## system_top
module system_top (
    input  wire         clk, 
    input  wire         rst,
    input  wire         rx,
    output wire         tx,
    input  wire         miso,
    output wire         sclk,
    output wire         mosi,
    output wire         cs_n,
    output wire         nrst_pd,
    output wire [4:0]   pwm_servos,  
    input  wire [4:0]   input_ir,
	output wire [4:0] led_busy,
	output wire         led1, led2
);
Size in the first run: ~4,000 cells after synthesis, ~44,000 sq um of cells after synthesis.
export LEC_CHECK = 0
export CAP_MARGIN = 10
export CELL_PAD_IN_SITES_DETAIL_PLACEMENT = 0
export CELL_PAD_IN_SITES_GLOBAL_PLACEMENT = 3
export CORE_MARGIN = 10
export CORE_UTILIZATION = 65
export CTS_CLUSTER_DIAMETER = 284
export CTS_CLUSTER_SIZE = 44
export GPL_ROUTABILITY_DRIVEN = 1
export GPL_TIMING_DRIVEN = 0
export MAX_ROUTING_LAYER = met4
export MIN_ROUTING_LAYER = met2
export PLACE_DENSITY_LB_ADDON = 0.09
export SLEW_MARGIN = 20
create_clock -name core_clock -period 3.52 [get_ports {clk}]
run.sh (not shown) runs the stock make flow with config.mk's settings and CLKGATE_MAP_FILE=.
The starting point stopped in 3_1_place_gp_skip_io with FLW-0024.
==> next run, changes <==
- CAP_MARGIN: 10 -> 20
- CELL_PAD_IN_SITES_DETAIL_PLACEMENT: 0 -> not set
- CELL_PAD_IN_SITES_GLOBAL_PLACEMENT: 3 -> not set
- CORE_MARGIN: 10 -> 2
- CORE_UTILIZATION: 65 -> 17
- CTS_CLUSTER_DIAMETER: 284 -> not set
- CTS_CLUSTER_SIZE: 44 -> not set
- GPL_ROUTABILITY_DRIVEN: 1 -> not set
- GPL_TIMING_DRIVEN: 0 -> not set
- MAX_ROUTING_LAYER: met4 -> not set
- MIN_ROUTING_LAYER: met2 -> not set
- PLACE_DENSITY_LB_ADDON: 0.09 -> not set
- clock period: 3.52 -> 4.8 ns (I/O delays scaled with it)
Result: This time the run finished with timing, DRC and antenna clean. Die size rose to 3.3 times its value. Area after synthesis is unchanged. Synthesized cell count does not change.

========
before:
Starting RTL as in the previous note.
==> flow/design.v (excerpt) <==
module system_top (
    input  wire         clk, 
    input  wire         rst,
    input  wire         rx,
    output wire         tx,
    input  wire         miso,
    output wire         sclk,
    output wire         mosi,
    output wire         cs_n,
    output wire         nrst_pd,
    output wire [4:0]   pwm_servos,  
    input  wire [4:0]   input_ir,
	output wire [4:0] led_busy,
	output wire         led1, led2
);
    wire [31:0] UID;
    wire        card_OK;
    wire [4:0] disp_start;
    wire [3:0] s_count [0:4];   
    wire [4:0] busy_servo;
    wire dispensing_active = |busy_servo;
    assign led2     = dispensing_active;
	assign led_busy = busy_servo;
    rc522 rfid_inst (
        .clk            (clk),
        .rst            (rst),
        .miso           (miso),
        .sclk           (sclk),
        .mosi           (mosi),
        .cs_n           (cs_n),
        .nrst_pd        (nrst_pd),
        .UID            (UID),
        .card_OK        (card_OK)
    );
    wire [3:0] count_A, count_B, count_C, count_D, count_E;
    assign s_count[0] = count_A;
    assign s_count[1] = count_B;
    assign s_count[2] = count_C;
    assign s_count[3] = count_D;
    assign s_count[4] = count_E;
    uart_controller comm_inst(
        .clk            (clk),
        .rst            (rst),
        .rx             (rx),
        .tx             (tx),
        .led1           (led1),
        .UID            (UID),
        .card_OK        (card_OK),
        .ir_status      (input_ir),
        .dispensing_active  (dispensing_active),
        .dispenser_start    (disp_start),
        .count_A        (count_A),
        .count_B        (count_B),
        .count_C        (count_C),
        .count_D        (count_D),
        .count_E        (count_E)
    );
    genvar i;
    generate
        for (i = 1; i < 5; i = i + 1) begin: servo_dispensers
            servo_fsm_unit servo_inst1(
                .clk            (clk),
                .rst            (rst),
                .start_trigger  (disp_start[i]),
                .num_turns      (s_count[i]),
                .pwm_out        (pwm_servos[i]),
                .busy           (busy_servo[i])
            );
        end
    endgenerate
	servo_fsm_unit_anticlockwise servo_inst2(
		.clk            (clk),
		.rst            (rst),
		.start_trigger  (disp_start[0]),
		.num_turns      (s_count[0]),
  ...
Settings: LEC_CHECK=0, ABC_AREA=1, CAP_MARGIN=15, CORE_ASPECT_RATIO=0.72, CORE_MARGIN=2, CORE_UTILIZATION=72, CTS_CLUSTER_DIAMETER=363, SETUP_SLACK_MARGIN=-0.17, SLEW_MARGIN=20; clock period 2.68 ns.
before ran in full, but the layout does not pass; the checks complain about setup timing.
For after, these inputs were changed with respect to before:
# before
export LEC_CHECK = 0
export ABC_AREA = 1
export CAP_MARGIN = 15
export CORE_ASPECT_RATIO = 0.72
export CORE_MARGIN = 2
export CORE_UTILIZATION = 72
export CTS_CLUSTER_DIAMETER = 363
export SETUP_SLACK_MARGIN = -0.17
export SLEW_MARGIN = 20
create_clock -name core_clock -period 2.68 [get_ports {clk}]
# after
export LEC_CHECK = 0
export ABC_AREA = 1
export CAP_MARGIN = 20
export CORE_MARGIN = 2
export CORE_UTILIZATION = 45
export SLEW_MARGIN = 20
create_clock -name core_clock -period 6.29 [get_ports {clk}]
Results
For before, the worst-path cell with the longest stage delay was dfxtp_4, unlike after, where it was nor3_1.
A worst setup path endpoint of comm_inst.handler.rx_buf[13][1] is what after shows, while comm_inst.handler.rx_buf[4][5] belongs to before.
Between before and after, area of the core region increased.
The run showing the greater share of total power in combinational logic is before.
after | stages: all done | timing, DRC, antenna: all pass
Cell area, after and before, higher one = before.
Comparing after against before, there is no change at all in DRC violations left.
Going from before to after, met3 track utilization from global routing moved down; share of the clock period used by the worst path shows a reduction of 37 points; synthesis-to-layout area growth fell 1.2 points.
Power is estimated from default activity; no workload was simulated.
